==> trial 1: inputs <==
Design Circle_Area_Calculator, start of the top module:
module Circle_Area_Calculator(clk, rst, radius, area);
  input wire clk, rst;
  input wire [31:0] radius;
  output reg [31:0] area;
  wire [31:0] Square_radius, Result;
  parameter Pi = 32'b01000000010010010000111111010000;
  FloatMultiplier_rounding FM0(.Multiplicand(radius), .Multiplier(radius), .Result(Square_radius));
  FloatMultiplier_rounding FM1(.Multiplicand(Square_radius), .Multiplier(Pi), .Result(Result));
  always @(posedge clk) begin
	if(rst) begin
		area[31:0] <= 1'b0;
	end else begin
		area[31:0] <= Result[31:0];
	end
  end
endmodule
export LEC_CHECK = 0
export CAP_MARGIN = 20
export CORE_MARGIN = 2
export CORE_UTILIZATION = 67
export CTS_CLUSTER_DIAMETER = 90
export CTS_CLUSTER_SIZE = 14
export PLACE_DENSITY_LB_ADDON = 0.01
export SETUP_SLACK_MARGIN = -2.0
export SLEW_MARGIN = 20
export TNS_END_PERCENT = 5
create_clock -name core_clock -period 30.0 [get_ports {clk}]
run.sh (not shown) runs the stock make flow with config.mk's settings and CLKGATE_MAP_FILE=.
==> inputs of trial 50, as changes to trial 1 <==
--- a/flow/config.mk
+++ b/flow/config.mk
@@ -9,8 +9,3 @@
 export CORE_MARGIN = 2
-export CORE_UTILIZATION = 67
-export CTS_CLUSTER_DIAMETER = 90
-export CTS_CLUSTER_SIZE = 14
-export PLACE_DENSITY_LB_ADDON = 0.01
-export SETUP_SLACK_MARGIN = -2.0
+export CORE_UTILIZATION = 32
 export SLEW_MARGIN = 20
-export TNS_END_PERCENT = 5
==> flow/constraint.sdc (replaced) <==
create_clock -name core_clock -period 45.4 [get_ports {clk}]
set_input_delay 9.0800 -clock core_clock [delete_from_list [all_inputs] [get_ports {clk}]]
set_output_delay 9.0800 -clock core_clock [all_outputs]
set_load 0.01 [all_outputs]
==> results <==
Worst hold slack: trial 1 is worse than trial 50 (3100 ps).
In trial 1 the final cell count is smaller than in trial 50, by about 5.5%.
Synthesized cell count is the same in trial 50 and trial 1.
In trial 1 the via count is larger than in trial 50, by about 9%.
Trial 50 ran to the end with no violations. Trial 1 completed, yet does not pass: setup timing.
In clock-buffer cell count, trial 50 and trial 1 do not differ.

* * *

==> inputs of job 8926 <==
Circle_Area_Calculator again, from the RTL that the note above started with.
==> flow/config.mk <==
export PLATFORM = sky130hd
export DESIGN_NAME = Circle_Area_Calculator
export DESIGN_NICKNAME = Circle_Area_Calculator
export VERILOG_FILES = /design/flow/design.v
export SDC_FILE = /design/flow/constraint.sdc
export NUM_CORES = 4
export LEC_CHECK = 0
export CAP_MARGIN = 20
export CORE_MARGIN = 2
export CORE_UTILIZATION = 58
export CTS_CLUSTER_SIZE = 86
export HOLD_SLACK_MARGIN = 0.29
export SETUP_SLACK_MARGIN = 4.47
export SLEW_MARGIN = 20
export TNS_END_PERCENT = 5
==> flow/constraint.sdc <==
create_clock -name core_clock -period 15.7 [get_ports {clk}]
set_input_delay 3.1400 -clock core_clock [delete_from_list [all_inputs] [get_ports {clk}]]
set_output_delay 3.1400 -clock core_clock [all_outputs]
set_load 0.01 [all_outputs]
==> job 5226: changes against job 8926 <==
CORE_UTILIZATION = 66   (was 58)
CTS_CLUSTER_SIZE = 37   (was 86)
==> flow/constraint.sdc (replaced) <==
create_clock -name core_clock -period 29.4 [get_ports {clk}]
set_input_delay 5.8800 -clock core_clock [delete_from_list [all_inputs] [get_ports {clk}]]
set_output_delay 5.8800 -clock core_clock [all_outputs]
set_load 0.01 [all_outputs]
==> job 7106: changes against job 8926 <==
CORE_UTILIZATION = 72   (was 58)
CTS_CLUSTER_DIAMETER = 80   (was default)
CTS_CLUSTER_SIZE = default   (was 86)
HOLD_SLACK_MARGIN = default   (was 0.29)
MAX_ROUTING_LAYER = met4   (was default)
PLACE_DENSITY = 0.64   (was default)
SETUP_SLACK_MARGIN = default   (was 4.47)
==> flow/constraint.sdc (replaced) <==
create_clock -name core_clock -period 26.9 [get_ports {clk}]
set_input_delay 5.3800 -clock core_clock [delete_from_list [all_inputs] [get_ports {clk}]]
set_output_delay 5.3800 -clock core_clock [all_outputs]
set_load 0.01 [all_outputs]
==> job 6478: changes against job 8926 <==
CORE_UTILIZATION = 68   (was 58)
CTS_CLUSTER_SIZE = 97   (was 86)
HOLD_SLACK_MARGIN = default   (was 0.29)
PLACE_DENSITY = 0.37   (was default)
SETUP_SLACK_MARGIN = default   (was 4.47)
TNS_END_PERCENT = default   (was 5)
==> flow/constraint.sdc (replaced) <==
create_clock -name core_clock -period 29.6 [get_ports {clk}]
set_input_delay 5.9200 -clock core_clock [delete_from_list [all_inputs] [get_ports {clk}]]
set_output_delay 5.9200 -clock core_clock [all_outputs]
set_load 0.01 [all_outputs]
==> impl_metrics.py <==
# Flow results
metrics = {
    "route": {
        "drt_pass1_iterations": 5,
        "wl_met3_um": 3670,
        "drtIter0Drc": 1736,
    },
    "grt": {
        "gr-usage-all-layers_pct": 34.1,
        "grt-ovfl-total": 0,
        "grtUsageMet1_pct": 45.4,
    },
    "worst_setup_path": {
        "cp_slowest_cell": "fa_1",
        "setup.worst_path.start_class": "input port",
    },
    "timing": {
        "setup_viol": 0,
        "worst_pin_slew_ps": 996,
        "rsz0062_at_grt": "true",
    },
    "layout": {
        "finish.utilization_pct": 75.1,
        "sh_seq_area_pct": 1.70,
        "nets": 5287,
        "seq_area_um2": 621,
    },
    "run_status": {
        "status": "finished clean",
    },
    "hold_path": {
        "min_from": "rst",
        "holdPathStages": 3,
    },
}
-- figures above: job 5226

==> impl_metrics.py <==
# Flow results
metrics = {
    "yosys": {
        "synth_flops": 31,
        "top_cell_area_share_pct": 24.4,
        "flop_cell": "dfxtp_1",
        "simple_gate_area_share_pct": 19.2,
        "synth.cellmix.compoundShare_pct": 25.5,
        "synth.logic.top_family": "adder cells",
    },
    "clock_tree": {
        "hold_buffers": 0,
        "cts_setup_buffers": 44,
        "cts.sinks": 31,
    },
    "placement": {
        "placed_cell_area_mm2": 0.0392,
        "place_inst": 5613,
    },
    "run_status": {
        "haltStage": "global routing",
        "status": "stopped before the end",
    },
    "floorplan": {
        "core_mm2": 0.0442,
    },
}
-- figures above: job 7106

==> impl_metrics.py <==
# Flow results
metrics = {
    "hold_path": {
        "min_from": "rst",
        "holdPathStages": 3,
    },
    "run_status": {
        "failed_checks": "setup timing",
        "status": "finished with violations",
    },
    "worst_setup_path": {
        "setup.worst_path.start_class": "input port",
    },
    "timing": {
        "worst_slack_ps": -9630,
        "rsz0062_at_grt": "true",
        "setup_viol": 31,
    },
    "route": {
        "drt_pass1_iterations": 9,
        "wl_met3_um": 5000,
    },
    "layout": {
        "sh_seq_area_pct": 1.31,
    },
}
-- figures above: job 8926

==> impl_metrics.py <==
# Flow results
metrics = {
    "run_status": {
        "status": "finished clean",
    },
    "layout": {
        "nets": 5438,
        "sh_seq_area_pct": 1.68,
        "seq_area_um2": 621,
    },
    "route": {
        "drt_pass1_iterations": 18,
    },
    "grt": {
        "grt-ovfl-total": 0,
        "gr-usage-all-layers_pct": 34.3,
        "grtUsageMet1_pct": 44.1,
    },
    "hold_path": {
        "min_from": "rst",
        "holdPathStages": 3,
    },
    "timing": {
        "setup_viol": 0,
    },
    "worst_setup_path": {
        "cp_slowest_cell": "fa_2",
    },
}
-- figures above: job 6478

